Design MazeRunner, start of the top module:
module MazeRunner(clk,RST_n,SS_n,MOSI,MISO,SCLK,PWMR,PWML,
                  DIRR,DIRL,IR_EN,BMPL_n,BMPR_n,buzz,
				  buzz_n,RX,LED);
clock: 4.72 ns
lec_check: 0
abc_area: 1
cap_margin: 20
core_margin: 2
core_utilization: 72
cts_cluster_size: 72
place_density: 0.37
setup_slack_margin: 0.52
slew_margin: 20
run.sh (not shown) runs the stock make flow with config.mk's settings and CLKGATE_MAP_FILE=.
The baseline finished but fails on negative setup slack.
==> next run, changes <==
--- a/flow/config.mk
+++ b/flow/config.mk
@@ -6,10 +6,8 @@
 export NUM_CORES = 4
 export LEC_CHECK = 0
-export ABC_AREA = 1
 export CAP_MARGIN = 20
 export CORE_MARGIN = 2
 export CORE_UTILIZATION = 72
-export CTS_CLUSTER_SIZE = 72
-export PLACE_DENSITY = 0.37
-export SETUP_SLACK_MARGIN = 0.52
+export PLACE_DENSITY = 0.65
+export SETUP_SLACK_MARGIN = 1.76
 export SLEW_MARGIN = 20
==> flow/constraint.sdc (replaced) <==
create_clock -name core_clock -period 7.0 [get_ports {clk}]
set_input_delay 1.4000 -clock core_clock [delete_from_list [all_inputs] [get_ports {clk}]]
set_output_delay 1.4000 -clock core_clock [all_outputs]
set_load 0.01 [all_outputs]
After rerunning: The new run went through all stages and came out clean; setup slack improved by 2.1 ns; cell count drops by 15%; synthesized cell count goes down by about 14%; wire length decreases by about 13%.
==> next run, changes <==
--- a/flow/config.mk
+++ b/flow/config.mk
@@ -6,8 +6,8 @@
 export NUM_CORES = 4
 export LEC_CHECK = 0
+export ABC_AREA = 1
 export CAP_MARGIN = 20
 export CORE_MARGIN = 2
 export CORE_UTILIZATION = 72
-export PLACE_DENSITY = 0.65
-export SETUP_SLACK_MARGIN = 1.76
+export PLACE_DENSITY_LB_ADDON = 0.19
 export SLEW_MARGIN = 20
==> flow/constraint.sdc (replaced) <==
create_clock -name core_clock -period 5.09 [get_ports {clk}]
set_input_delay 1.0180 -clock core_clock [delete_from_list [all_inputs] [get_ports {clk}]]
set_output_delay 1.0180 -clock core_clock [all_outputs]
set_load 0.01 [all_outputs]
=> The new run finished but failed the layout checks on negative setup slack; design area went up by 2.4%; wire length went up by 8.5%; core utilization went up by 1.3 points; clock skew went down by 0.014 ns; cell count went up by 15%; total power went up by 36%; synthesized area went up by 1.6%; first-iteration DRC count went up by 20%.
==> next run, changes <==
--- a/flow/config.mk
+++ b/flow/config.mk
@@ -10,4 +10,6 @@
 export CORE_MARGIN = 2
 export CORE_UTILIZATION = 72
+export CTS_CLUSTER_DIAMETER = 25
 export PLACE_DENSITY_LB_ADDON = 0.19
-export SLEW_MARGIN = 20
+export SETUP_SLACK_MARGIN = 1.2
+export SLEW_MARGIN = 0
What happened:
- With this change the flow stopped in 5_1_grt (GRT-0232)
- area after synthesis stays the same
- die size stays the same
- synthesized cell count is unchanged
==> next run, changes <==
--- a/flow/config.mk
+++ b/flow/config.mk
@@ -10,6 +10,5 @@
 export CORE_MARGIN = 2
 export CORE_UTILIZATION = 72
-export CTS_CLUSTER_DIAMETER = 25
-export PLACE_DENSITY_LB_ADDON = 0.19
-export SETUP_SLACK_MARGIN = 1.2
-export SLEW_MARGIN = 0
+export CTS_CLUSTER_SIZE = 74
+export PLACE_DENSITY = 0.37
+export SLEW_MARGIN = 20
==> flow/constraint.sdc (replaced) <==
create_clock -name core_clock -period 5.0 [get_ports {clk}]
set_input_delay 1.0000 -clock core_clock [delete_from_list [all_inputs] [get_ports {clk}]]
set_output_delay 1.0000 -clock core_clock [all_outputs]
set_load 0.01 [all_outputs]
What happened:
- Now the flow finished but fails on negative setup slack
- die area is unchanged
- synthesized cell count stays the same
- area after synthesis does not change

---

MazeRunner again, from the RTL that the note above started with.
==> flow/config.mk <==
export PLATFORM = sky130hd
export DESIGN_NAME = MazeRunner
export DESIGN_NICKNAME = MazeRunner
export VERILOG_FILES = /design/flow/design.v
export SDC_FILE = /design/flow/constraint.sdc
export NUM_CORES = 4
export LEC_CHECK = 0
export CAP_MARGIN = 20
export CORE_MARGIN = 2
export CORE_UTILIZATION = 40
export GPL_ROUTABILITY_DRIVEN = 0
export SETUP_SLACK_MARGIN = -0.12
export SLEW_MARGIN = 20
==> flow/constraint.sdc <==
create_clock -name core_clock -period 10.0 [get_ports {clk}]
set_input_delay 2.0000 -clock core_clock [delete_from_list [all_inputs] [get_ports {clk}]]
set_output_delay 2.0000 -clock core_clock [all_outputs]
set_load 0.01 [all_outputs]
Next try:
--- a/flow/config.mk
+++ b/flow/config.mk
@@ -9,5 +9,3 @@
 export CORE_MARGIN = 2
-export CORE_UTILIZATION = 40
-export GPL_ROUTABILITY_DRIVEN = 0
-export SETUP_SLACK_MARGIN = -0.12
+export CORE_UTILIZATION = 67
 export SLEW_MARGIN = 20
==> flow/constraint.sdc (replaced) <==
create_clock -name core_clock -period 5.12 [get_ports {clk}]
set_input_delay 1.0240 -clock core_clock [delete_from_list [all_inputs] [get_ports {clk}]]
set_output_delay 1.0240 -clock core_clock [all_outputs]
set_load 0.01 [all_outputs]
=> With this change the flow finished but fails on negative setup slack. Non-clock buffer count grows by 246. Worst setup slack degrades by 3.1 ns. Clock-buffer cell count shrinks by 3. Power grows by 94%. Core utilization grows by 38 points.
Next try:
--- a/flow/config.mk
+++ b/flow/config.mk
@@ -9,3 +9,4 @@
 export CORE_MARGIN = 2
-export CORE_UTILIZATION = 67
+export CORE_UTILIZATION = 40
+export PLACE_DENSITY = 0.6
 export SLEW_MARGIN = 20
==> flow/constraint.sdc (replaced) <==
create_clock -name core_clock -period 10.0 [get_ports {clk}]
set_input_delay 2.0000 -clock core_clock [delete_from_list [all_inputs] [get_ports {clk}]]
set_output_delay 2.0000 -clock core_clock [all_outputs]
set_load 0.01 [all_outputs]
Effect: This time the run went through all stages and came out clean. Design area falls by 9.4%. Global-route usage came out lower by 15 points. Non-clock buffer count shrinks by 247. Die size climbs by 66%. Total power decreases by 50%. Final cell count grows by 0.31%. Wire length went down by 13%. Clock-buffer cell count climbs by 1. Worst setup slack is better by 3.0 ns.

---

## maple
Starting RTL as in the previous note.
// MazeRunner
module MazeRunner(clk,RST_n,SS_n,MOSI,MISO,SCLK,PWMR,PWML,
                  DIRR,DIRL,IR_EN,BMPL_n,BMPR_n,buzz,
				  buzz_n,RX,LED);
clock: 5.12 ns
lec_check: 0
abc_area: 1
cap_margin: 20
core_margin: 2
core_utilization: 72
cts_cluster_size: 74
max_routing_layer: met4
place_density_lb_addon: 0.19
setup_slack_margin: 1.39
slew_margin: 0
Although maple finished all stages, its layout failed final checks on setup timing.
Setup changes, maple to violet
Settings: PLACE_DENSITY newly set to 0.36; SLEW_MARGIN changed from 0 to 20; SETUP_SLACK_MARGIN changed from 1.39 to 0.49; PLACE_DENSITY_LB_ADDON removed (was 0.19).
==> comparison <==
In violet relative to maple, DRC violation total after the first TritonRoute iteration had gone down by more than a quarter. Every stage of violet finished as expected; the final checks, on the other hand, flagged setup timing, which means the layout fails. Re proportion of cell area spent on the clock network: maple was lower than violet. Between violet and maple, it is violet whose pin count of the biggest net entering global routing is lower, by about 27%.
Relative to violet, the following input files were edited for fjord:
Settings: SETUP_SLACK_MARGIN: 0.49 -> 0.01; PLACE_DENSITY: 0.36 -> 0.65; MAX_ROUTING_LAYER: met4 -> unset; CTS_CLUSTER_SIZE: 74 -> unset; the clock period (ns, I/O delays scaled along): 5.12 -> 4.72.
[summary]
Internal power (higher): fjord. Worst setup slack after layout delta (fjord − violet): unfavourable. Cell area | fjord vs violet | fjord larger. Compared with violet, fjord shows a higher non-clock buffer count. Diff fjord..violet | total clock sinks | unchanged. In the metrics for violet and fjord, the one carrying the lower wire length of the first global-routing pass is violet. fjord: complete, dirty (setup timing).
### fjord -> yarrow
Settings: setting CTS_CLUSTER_SIZE to 72 for the first time; changing CAP_MARGIN from 20 to 15; changing SETUP_SLACK_MARGIN from 0.01 to 1.21; changing PLACE_DENSITY from 0.65 to 0.37; setting CTS_CLUSTER_DIAMETER to 26 for the first time; setting CORE_ASPECT_RATIO to 0.84 for the first time; changing SLEW_MARGIN from 20 to 0.
Notes after the runs:
Cmp fjord and yarrow / worst slack after detailed placement / lower: yarrow
Taking fjord as the reference, in yarrow number of instances in the placed design closely matched the old numbers, vertical die dimension went down, starting utilization of the core area lost 0.46 points.
Diff fjord -> yarrow | standard cell area after detailed placement | increase of about 0.4%
The runs compared here, fjord and yarrow, all ended either early or with open violations.
fjord completed end to end; final checks failed (setup timing).
Flow for yarrow halted at global routing (5_1_grt), error code GRT-0232.
Lower deepest level of the CTS H-tree goes to fjord over yarrow.
Compared with fjord, in yarrow sink count of the clock tree about even; area of the die closely matched the old numbers.
### yarrow -> sierra
Settings: CAP_MARGIN: 15 -> 20; SLEW_MARGIN: 0 -> 20; CTS_CLUSTER_SIZE: 72 -> unset; PLACE_DENSITY_LB_ADDON: unset -> 0.19; PLACE_DENSITY: 0.37 -> unset; CTS_CLUSTER_DIAMETER: 26 -> unset; SETUP_SLACK_MARGIN: 1.21 -> unset; CORE_ASPECT_RATIO: 0.84 -> unset; the clock period (ns, I/O delays scaled along): 4.72 -> 5.12.
==> comparison <==
In sierra the implementation ran to completion but is not tape-out ready, as the final checks report setup timing. Looking at placed cell area across sierra and yarrow, the one that comes out lower is sierra. sierra against yarrow: count of hold-fix buffers inserted at cts now sits at about the same level, post-cts sizing count fell 195, last weighted congestion value of the routability-driven placer dropped 5.4%, total placed cells including tap cells has decreased. Comparing the two runs side by side, sierra comes out ahead of yarrow on placeable core area. Of sierra and yarrow, sierra shows the higher core utilization before placement, with yarrow below it. As far as instance tally after logic synthesis goes, sierra and yarrow are indistinguishable; the numbers are identical. From yarrow to sierra the numbers moved as follows: total die size essentially unchanged, number of buffers inserted by post-CTS setup repair lower.
--- input diff sierra..tundra ---
Settings: PLACE_DENSITY newly set to 0.37; PLACE_DENSITY_LB_ADDON removed (was 0.19); the clock period (ns, I/O delays scaled along) changed from 5.12 to 5.28.
### Flow results
- The flow for tundra finished, though final verification flagged setup timing.
- sierra completed end to end; final checks failed (setup timing).
- In tundra the HPWL after detailed placement turned out 4.5% lower than in sierra.
- tundra ends up with lower wire length of the first global-routing pass than sierra does.
- [compare] base=sierra new=tundra: setup slack rose 0.57 ns, core utilization before placement roughly the same, footprint of the flip-flops and latches saw little to no change.
- tundra supports a higher top clock frequency than sierra.
- Taking sierra as the reference point, the fill cell instance count of the final layout of tundra rises by 142.
- Number of hold violations in the final report came out exactly the same in tundra and sierra.
- Compared with sierra, tundra ends up with less cell area.
- Startpoint of the worst setup timing path: iCMDPROC.tmr[19]$_DFF_PN0_ -> sierra, iCMDPROC.tmr[17]$_DFF_PN0_ -> tundra

---

run 1:
Starting RTL as in the previous note.
clock: 10.0 ns
lec_check: 0
cap_margin: 25
cell_pad_in_sites_detail_placement: 1
core_aspect_ratio: 1.32
core_margin: 8
core_utilization: 18
cts_cluster_diameter: 112
gpl_timing_driven: 0
hold_slack_margin: 0.11
max_routing_layer: met5
place_density_lb_addon: 0.15
setup_slack_margin: 2.27
slew_margin: 35
tns_end_percent: 95
diff inputs: run 1 => run 2
Settings: CORE_ASPECT_RATIO removed (was 1.32); MAX_ROUTING_LAYER removed (was met5); PLACE_DENSITY_LB_ADDON removed (was 0.15); CAP_MARGIN changed from 25 to 20; HOLD_SLACK_MARGIN removed (was 0.11); CTS_CLUSTER_DIAMETER removed (was 112); CELL_PAD_IN_SITES_DETAIL_PLACEMENT removed (was 1); CORE_UTILIZATION changed from 18 to 20; SLEW_MARGIN changed from 35 to 20; TNS_END_PERCENT removed (was 95); GPL_TIMING_DRIVEN removed (was 0); CORE_MARGIN changed from 8 to 2; SETUP_SLACK_MARGIN removed (was 2.27); PLACE_DENSITY newly set to 0.6; the clock period (ns, I/O delays scaled along) changed from 10.0 to 10.1.
## What came out
- Run 2: no failed stages, no open violations at the end
- Diff run 1 -> run 2: buffer-and-inverter tally for the worst setup path now smaller; via count now smaller; tally of filler cells in the layout now smaller; wire length of the first global-routing pass now smaller; power share of the clock group now smaller.
- Of run 2 and run 1, run 1 shows the higher per-cell routed wire length, with run 2 below it.
### run 2 -> run 3
Settings: changing CORE_UTILIZATION from 20 to 19; changing the clock period (ns, I/O delays scaled along) from 10.1 to 7.84.
--- outcome ---
Where power is concerned, run 2 is better than run 3.
Worst hold slack across run 2 and run 3: no real change.
Between run 2 and run 3, area added between synthesis and finish is lower for run 2, run 3 comes in above that.
Compared to run 2, run 3 leaves more free space in the core.
What run 4 does differently from run 3 at the input level:
Settings: CORE_UTILIZATION now 40, was 19; the clock period (ns, I/O delays scaled along) now 9.13, was 7.84.
Findings:
- Run 4 closes out successfully: all stages finished, all timing, DRC and antenna checks passed.
- Run 4 vs run 3, sequential share of layout area went up by 1.6 points.
- Summary of run 4 over run 3: slew at the pin closest to its max-slew limit picked up an extra 27 ps; summed instance area of the synthesized netlist neither gained nor lost much.
- On portion of the layout cell area used by non-clock buffers, run 3 and run 4 are neck and neck.
- Power attributed to sequential cells delta for run 4 relative to run 3: 14% lower
- Static power due to leakage: lower on run 3
- Run 4 vs. run 3: wire length of the first global-routing pass shows no meaningful change, global routing met2 resource utilization now larger, total chip power went down by 0.56 mW.
- Run 4 ended with less row count than run 3.
- Non-clock buffer count (run 4 / run 3): 0.943
Changes in run 5 relative to run 4:
Settings: PLACE_DENSITY no longer set, was 0.6; CORE_UTILIZATION now 59, was 40; SETUP_SLACK_MARGIN now 1.93, previously not set; the clock period (ns, I/O delays scaled along) now 7.16, was 9.13.
==> comparison <==
Compared with run 4, in run 5 met2 layer usage reported by global route increased 17 points; worst vdd rail ir drop increased about 55%.
Die area (run 5 / run 4): 0.68

---

Starting RTL as in the previous note.
// MazeRunner
module MazeRunner(clk,RST_n,SS_n,MOSI,MISO,SCLK,PWMR,PWML,
                  DIRR,DIRL,IR_EN,BMPL_n,BMPR_n,buzz,
				  buzz_n,RX,LED);
  input clk;		 
  input RST_n;		 
  output SS_n;		 
  output MOSI;		 
  output SCLK;		 
  input MISO;		 
  output PWMR;		 
  output PWML;		 
  output DIRR;		 
  output DIRL;		 
  output IR_EN;		 
  input BMPL_n;		 
  input BMPR_n;		 
  output buzz;		 
  output buzz_n;
  input RX;			 
  output [7:0] LED;	 
  wire rst_n;		 
  wire send_resp;	 
  wire cmd_rdy;		 
  wire [15:0] cmd;	 
  wire clr_cmd_rdy;	 
  wire [11:0] IR_R0,IR_R1,IR_R2,IR_R3;
  wire [11:0] IR_L0,IR_L1,IR_L2,IR_L3;
  wire moving;
  wire IR_vld;					 
  wire line_present;		 
  wire err_vld;				 
  wire go;
  wire [15:0] err_raw;		 
  wire [15:0] err_opn_lp;	 
  wire [15:0] error;		 
  wire signed [11:0] lft_spd,rght_spd;
  wire bmp_raw;				 
  localparam FAST_SIM = 1;		 
  rst_synch iRST(.clk(clk),.RST_n(RST_n),.rst_n(rst_n));
  mtr_drv iDRV(.clk(clk), .rst_n(rst_n), .lft_duty(lft_spd), .rght_duty(rght_spd), .DIRL(DIRL), .DIRR(DIRR), .PWML(PWML), .PWMR(PWMR));
  IR_intf #(.FAST_SIM(FAST_SIM)) iINTF(.clk(clk), .rst_n(rst_n), .IR_R0(IR_R0), .IR_R1(IR_R1), .IR_R2(IR_R2), .IR_R3(IR_R3), .IR_L0(IR_L0), .IR_L1(IR_L1), .IR_L2(IR_L2), .IR_L3(IR_L3), .IR_en(IR_EN), .IR_vld(IR_vld), .line_present(line_present), .SS_n(SS_n), .SCLK(SCLK), .MOSI(MOSI), .MISO(MISO));
  err_compute iERR(.error(err_raw), .err_vld(err_vld), .IR_R0(IR_R0), .IR_L0(IR_L0), .IR_R1(IR_R1), .IR_L1(IR_L1), .IR_R2(IR_R2), .IR_L2(IR_L2), .IR_R3(IR_R3), .IR_L3(IR_L3), .IR_vld(IR_vld), .clk(clk), .rst_n(rst_n));
  ...
export LEC_CHECK = 0
export CAP_MARGIN = 25
export CELL_PAD_IN_SITES_DETAIL_PLACEMENT = 1
export CORE_ASPECT_RATIO = 1.32
export CORE_MARGIN = 8
export CORE_UTILIZATION = 18
export CTS_CLUSTER_DIAMETER = 398
export GPL_TIMING_DRIVEN = 0
export HOLD_SLACK_MARGIN = 0.11
export MAX_ROUTING_LAYER = met4
export PLACE_DENSITY_LB_ADDON = 0.15
export SETUP_SLACK_MARGIN = 2.27
export SLEW_MARGIN = 35
export TNS_END_PERCENT = 95
create_clock -name core_clock -period 10.0 [get_ports {clk}]
The starting point passed the timing, DRC and antenna checks.
Rerun with:
CAP_MARGIN = 20   (was 25)
CELL_PAD_IN_SITES_DETAIL_PLACEMENT = default   (was 1)
CORE_ASPECT_RATIO = default   (was 1.32)
CORE_MARGIN = 2   (was 8)
CORE_UTILIZATION = 64   (was 18)
CTS_CLUSTER_DIAMETER = default   (was 398)
GPL_TIMING_DRIVEN = default   (was 0)
HOLD_SLACK_MARGIN = default   (was 0.11)
MAX_ROUTING_LAYER = default   (was met4)
PLACE_DENSITY_LB_ADDON = default   (was 0.15)
SETUP_SLACK_MARGIN = -0.46   (was 2.27)
SLEW_MARGIN = 20   (was 35)
TNS_END_PERCENT = default   (was 95)
clock period = 4.6 ns   (was 10.0 ns; I/O delays follow)
With this change the flow finished but failed the layout checks on negative setup slack; via count grows by 6.5%; clock skew shrinks by 0.034 ns; area after synthesis does not change; design area grows by 4.0%; global-route usage grows by 19 points; sequential power grows by 120%.
Rerun with:
ABC_AREA = 1   (was default)
CORE_UTILIZATION = 70   (was 64)
PLACE_DENSITY = 0.6   (was default)
SETUP_SLACK_MARGIN = default   (was -0.46)
clock period = 5.68 ns   (was 4.6 ns; I/O delays follow)
Effect: The new run produced a layout that fails on negative setup slack. Sequential share of layout area went up by 3.5 points. Die size fell by 7.0%. Worst setup slack improves by 1.2 ns. Area after synthesis is higher by 1.6%.
No activity file was given, so power comes from the tool's default toggle rates.
